==> job 5738: inputs <==
==> flow/design.v <==
`timescale 1ns / 1ps
module gain_core #(
    parameter integer DWIDTH = 16,  
    parameter integer GWIDTH = 16,  
    parameter integer FBITS  = 12   
)(
    input  wire                     clk,
    input  wire                     rst_n,      
    input  wire                     ce,         
    input  wire                     en,         
    input  wire signed [DWIDTH-1:0] data_i,     
    input  wire signed [GWIDTH-1:0] data_gain,  
    output reg  signed [DWIDTH-1:0] data_o      
);
    wire signed [DWIDTH+GWIDTH-1:0] mult_raw;
    wire signed [DWIDTH+GWIDTH-1:0] mult_rounded;
    wire signed [DWIDTH+GWIDTH-1-FBITS:0] mult_scaled;
    localparam signed [DWIDTH-1:0] MAX_VAL = {1'b0, {(DWIDTH-1){1'b1}}};  
    localparam signed [DWIDTH-1:0] MIN_VAL = {1'b1, {(DWIDTH-1){1'b0}}};  
    assign mult_raw = data_i * data_gain;
    assign mult_rounded = mult_raw + (1 << (FBITS-1));
    assign mult_scaled = mult_rounded >>> FBITS;
    always @(posedge clk) begin
        if (!rst_n) begin
            data_o <= 0;
        end else if (ce) begin
            if (!en) begin
                data_o <= data_i;
            end else begin
                if (mult_scaled > MAX_VAL) begin
                    data_o <= MAX_VAL;
                end else if (mult_scaled < MIN_VAL) begin
                    data_o <= MIN_VAL;
                end else begin
                    data_o <= mult_scaled[DWIDTH-1:0];
                end
            end
        end
    end
endmodule
`timescale 1ns / 1ps
module axis_gain_wrapper #(
    parameter integer C_S_AXI_DATA_WIDTH = 32,
    parameter integer C_S_AXI_ADDR_WIDTH = 4,
    parameter integer AUDIO_WIDTH        = 16,
    parameter integer GAIN_FBITS         = 12
)(
    input  wire aclk,
    input  wire aresetn,
    input  wire [31:0] s_axis_tdata,
    input  wire        s_axis_tlast,
    input  wire        s_axis_tvalid,
    output wire        s_axis_tready,
    output wire [31:0] m_axis_tdata,
    output wire        m_axis_tlast,
    output wire        m_axis_tvalid,
    input  wire        m_axis_tready,
    input  wire [C_S_AXI_ADDR_WIDTH-1:0] s_axi_awaddr,
    input  wire                          s_axi_awvalid,
    output reg                           s_axi_awready,
    input  wire [C_S_AXI_DATA_WIDTH-1:0] s_axi_wdata,
    input  wire [3:0]                    s_axi_wstrb,
    input  wire                          s_axi_wvalid,
    output reg                           s_axi_wready,
    output reg  [1:0]                    s_axi_bresp,
    output reg                           s_axi_bvalid,
    input  wire                          s_axi_bready,
    input  wire [C_S_AXI_ADDR_WIDTH-1:0] s_axi_araddr,
    input  wire                          s_axi_arvalid,
    output reg                           s_axi_arready,
    output reg  [C_S_AXI_DATA_WIDTH-1:0] s_axi_rdata,
    output reg  [1:0]                    s_axi_rresp,
    output reg                           s_axi_rvalid,
    input  wire                          s_axi_rready
);
    reg [31:0] reg_control;
    reg [31:0] reg_gain_l;
    reg [31:0] reg_gain_r;
    wire [1:0] addr_w = s_axi_awaddr[3:2];
    wire [1:0] addr_r = s_axi_araddr[3:2];
    always @(posedge aclk) begin
        if (!aresetn) begin
            s_axi_awready <= 1'b0;
            s_axi_wready  <= 1'b0;
            s_axi_bvalid  <= 1'b0;
            s_axi_bresp   <= 2'b00;
            reg_control <= 32'b0;
            reg_gain_l  <= 32'h0000_1000;  
            reg_gain_r  <= 32'h0000_1000;
        end else begin
            if (!s_axi_awready && s_axi_awvalid && s_axi_wvalid) begin
                s_axi_awready <= 1'b1;
                s_axi_wready  <= 1'b1;
                case (addr_w)
                    2'h0: reg_control <= s_axi_wdata;
                    2'h1: reg_gain_l  <= s_axi_wdata;
                    2'h2: reg_gain_r  <= s_axi_wdata;
                    default: ;
                endcase
            end else begin
                s_axi_awready <= 1'b0;
                s_axi_wready  <= 1'b0;
            end
            if (s_axi_awready && !s_axi_bvalid) begin
                s_axi_bvalid <= 1'b1;
                s_axi_bresp  <= 2'b00;
            end else if (s_axi_bready) begin
                s_axi_bvalid <= 1'b0;
            end
        end
    end
    always @(posedge aclk) begin
        if (!aresetn) begin
            s_axi_arready <= 1'b0;
            s_axi_rvalid  <= 1'b0;
            s_axi_rdata   <= 32'b0;
            s_axi_rresp   <= 2'b00;
        end else begin
            if (!s_axi_arready && s_axi_arvalid) begin
                s_axi_arready <= 1'b1;
                s_axi_rvalid  <= 1'b1;
                case (addr_r)
                    2'h0: s_axi_rdata <= reg_control;
                    2'h1: s_axi_rdata <= reg_gain_l;
                    2'h2: s_axi_rdata <= reg_gain_r;
                    default: s_axi_rdata <= 32'b0;
                endcase
            end else begin
                s_axi_arready <= 1'b0;
                if (s_axi_rvalid && s_axi_rready)
                    s_axi_rvalid <= 1'b0;
            end
        end
    end
    reg valid_d;
    reg last_d;
    wire stream_ready = m_axis_tready || !valid_d;
    assign s_axis_tready = stream_ready;
    assign m_axis_tvalid = valid_d;
    assign m_axis_tlast  = last_d;
    wire core_ce     = stream_ready;
    wire gain_enable = reg_control[0];
    gain_core #(
        .DWIDTH(AUDIO_WIDTH),
        .GWIDTH(16),
        .FBITS (GAIN_FBITS)
    ) u_gain_l (
        .clk       (aclk),
        .rst_n     (aresetn),
        .ce        (core_ce),
        .en        (gain_enable),
        .data_i    (s_axis_tdata[15:0]),
        .data_gain (reg_gain_l[15:0]),
        .data_o    (m_axis_tdata[15:0])
    );
    gain_core #(
        .DWIDTH(AUDIO_WIDTH),
        .GWIDTH(16),
        .FBITS (GAIN_FBITS)
    ) u_gain_r (
        .clk       (aclk),
        .rst_n     (aresetn),
        .ce        (core_ce),
        .en        (gain_enable),
        .data_i    (s_axis_tdata[31:16]),
        .data_gain (reg_gain_r[15:0]),
        .data_o    (m_axis_tdata[31:16])
    );
    always @(posedge aclk) begin
        if (!aresetn) begin
            valid_d <= 1'b0;
            last_d  <= 1'b0;
        end else if (stream_ready) begin
            valid_d <= s_axis_tvalid;
            last_d  <= s_axis_tlast;
        end
    end
endmodule
==> flow/run.sh <==
#!/bin/bash
# the make line also repeats each setting of config.mk as NAME=value (left out here)
make -C /OpenROAD-flow-scripts/flow DESIGN_CONFIG=/design/flow/config.mk WORK_HOME=/design/flow/orfs CLKGATE_MAP_FILE= finish
==> flow/config.mk <==
export PLATFORM = sky130hd
export DESIGN_NAME = axis_gain_wrapper
export DESIGN_NICKNAME = axis_gain_wrapper
export VERILOG_FILES = /design/flow/design.v
export SDC_FILE = /design/flow/constraint.sdc
export NUM_CORES = 4
export LEC_CHECK = 0
export ABC_AREA = 1
export CAP_MARGIN = 20
export CORE_ASPECT_RATIO = 0.5
export CORE_MARGIN = 2
export CORE_UTILIZATION = 72
export CTS_CLUSTER_DIAMETER = 291
export CTS_CLUSTER_SIZE = 98
export PLACE_DENSITY = 0.35
export SETUP_SLACK_MARGIN = -0.45
export SLEW_MARGIN = 20
export TNS_END_PERCENT = 10
==> flow/constraint.sdc <==
create_clock -name core_clock -period 4.53 [get_ports {aclk}]
set_input_delay 0.9060 -clock core_clock [delete_from_list [all_inputs] [get_ports {aclk}]]
set_output_delay 0.9060 -clock core_clock [all_outputs]
set_load 0.01 [all_outputs]
==> inputs of job 156, as changes to job 5738 <==
- CORE_ASPECT_RATIO: 0.5 -> unset
- CORE_UTILIZATION: 72 -> 52
- CTS_CLUSTER_DIAMETER: 291 -> 226
- CTS_CLUSTER_SIZE: 98 -> 97
- PLACE_DENSITY: 0.35 -> unset
- SETUP_SLACK_MARGIN: -0.45 -> unset
- TNS_END_PERCENT: 10 -> unset
==> flow/constraint.sdc (replaced) <==
create_clock -name core_clock -period 5.01 [get_ports {aclk}]
set_input_delay 1.0020 -clock core_clock [delete_from_list [all_inputs] [get_ports {aclk}]]
set_output_delay 1.0020 -clock core_clock [all_outputs]
set_load 0.01 [all_outputs]
==> inputs of job 5864, as changes to job 5738 <==
- ABC_AREA: 1 -> unset
- CORE_ASPECT_RATIO: 0.5 -> unset
- CORE_UTILIZATION: 72 -> 40
- CTS_CLUSTER_DIAMETER: 291 -> 152
- CTS_CLUSTER_SIZE: 98 -> 96
- PLACE_DENSITY: 0.35 -> unset
- SETUP_SLACK_MARGIN: -0.45 -> unset
- TNS_END_PERCENT: 10 -> 5
==> flow/constraint.sdc (replaced) <==
create_clock -name core_clock -period 8.0 [get_ports {aclk}]
set_input_delay 1.6000 -clock core_clock [delete_from_list [all_inputs] [get_ports {aclk}]]
set_output_delay 1.6000 -clock core_clock [all_outputs]
set_load 0.01 [all_outputs]
==> inputs of job 461, as changes to job 5738 <==
- ABC_AREA: 1 -> unset
- CORE_ASPECT_RATIO: 0.5 -> unset
- CTS_CLUSTER_DIAMETER: 291 -> 394
- CTS_CLUSTER_SIZE: 98 -> 99
- PLACE_DENSITY: 0.35 -> 0.39
- SETUP_SLACK_MARGIN: -0.45 -> unset
==> flow/constraint.sdc (replaced) <==
create_clock -name core_clock -period 4.71 [get_ports {aclk}]
set_input_delay 0.9420 -clock core_clock [delete_from_list [all_inputs] [get_ports {aclk}]]
set_output_delay 0.9420 -clock core_clock [all_outputs]
set_load 0.01 [all_outputs]
==> results <==
- Job 461 ran to the end with violations: setup timing. Job 5864 produced a clean layout. Job 5738 finished but fails on setup timing. Job 156 reached the layout checks and failed them: setup timing.
- Of job 156 and job 5738, job 156 has the higher die size (gap about 37%, measured against job 5738).
- Global-route usage: job 156 is higher than job 5864 (11 points).
- In flip-flop count, job 156 and job 5738 do not differ.
- Of job 5738 and job 461, job 5738 has the higher first-iteration DRC count (gap about 3.3%, measured against job 461).
- Core utilization: job 461 is higher than job 5864 (45 points).
==> figures <==
                                                      job 5864                     job 156                     job 461                    job 5738
Hold Path Sink                              u_gain_l.data_o[7]              reg_gain_l[30]          u_gain_r.data_o[8]                s_axi_bvalid
Worst hold slack                                     0.4488 ns                   0.4613 ns                   0.4586 ns                   0.4523 ns
Sequential logic power                                  896 µW                     1.43 mW                     1.52 mW                     1.58 mW
Fraction of area in registers                           10.74%                      9.185%                      9.985%                      9.842%
Post-layout power                                     3.324 mW                    9.139 mW                    6.655 mW                    9.389 mW
Worst rel slew slack                                    40.44%                      35.80%                      25.00%                      26.57%
Fp util                                                 40.51%                      52.68%                      73.24%                      73.51%
Run status                             complete, no violations  complete, but fails checks  complete, but fails checks  complete, but fails checks
Violated checks                                              -                setup timing                setup timing                setup timing
Number of clock buffers in the layout                       19                          17                          17                          17
Cell count after synthesis                                3002                        3771                        3002                        3771
Die Ht                                                259.5 µm                    234.7 µm                    194.4 µm                    142.7 µm
No activity file was given, so power comes from the tool's default toggle rates.
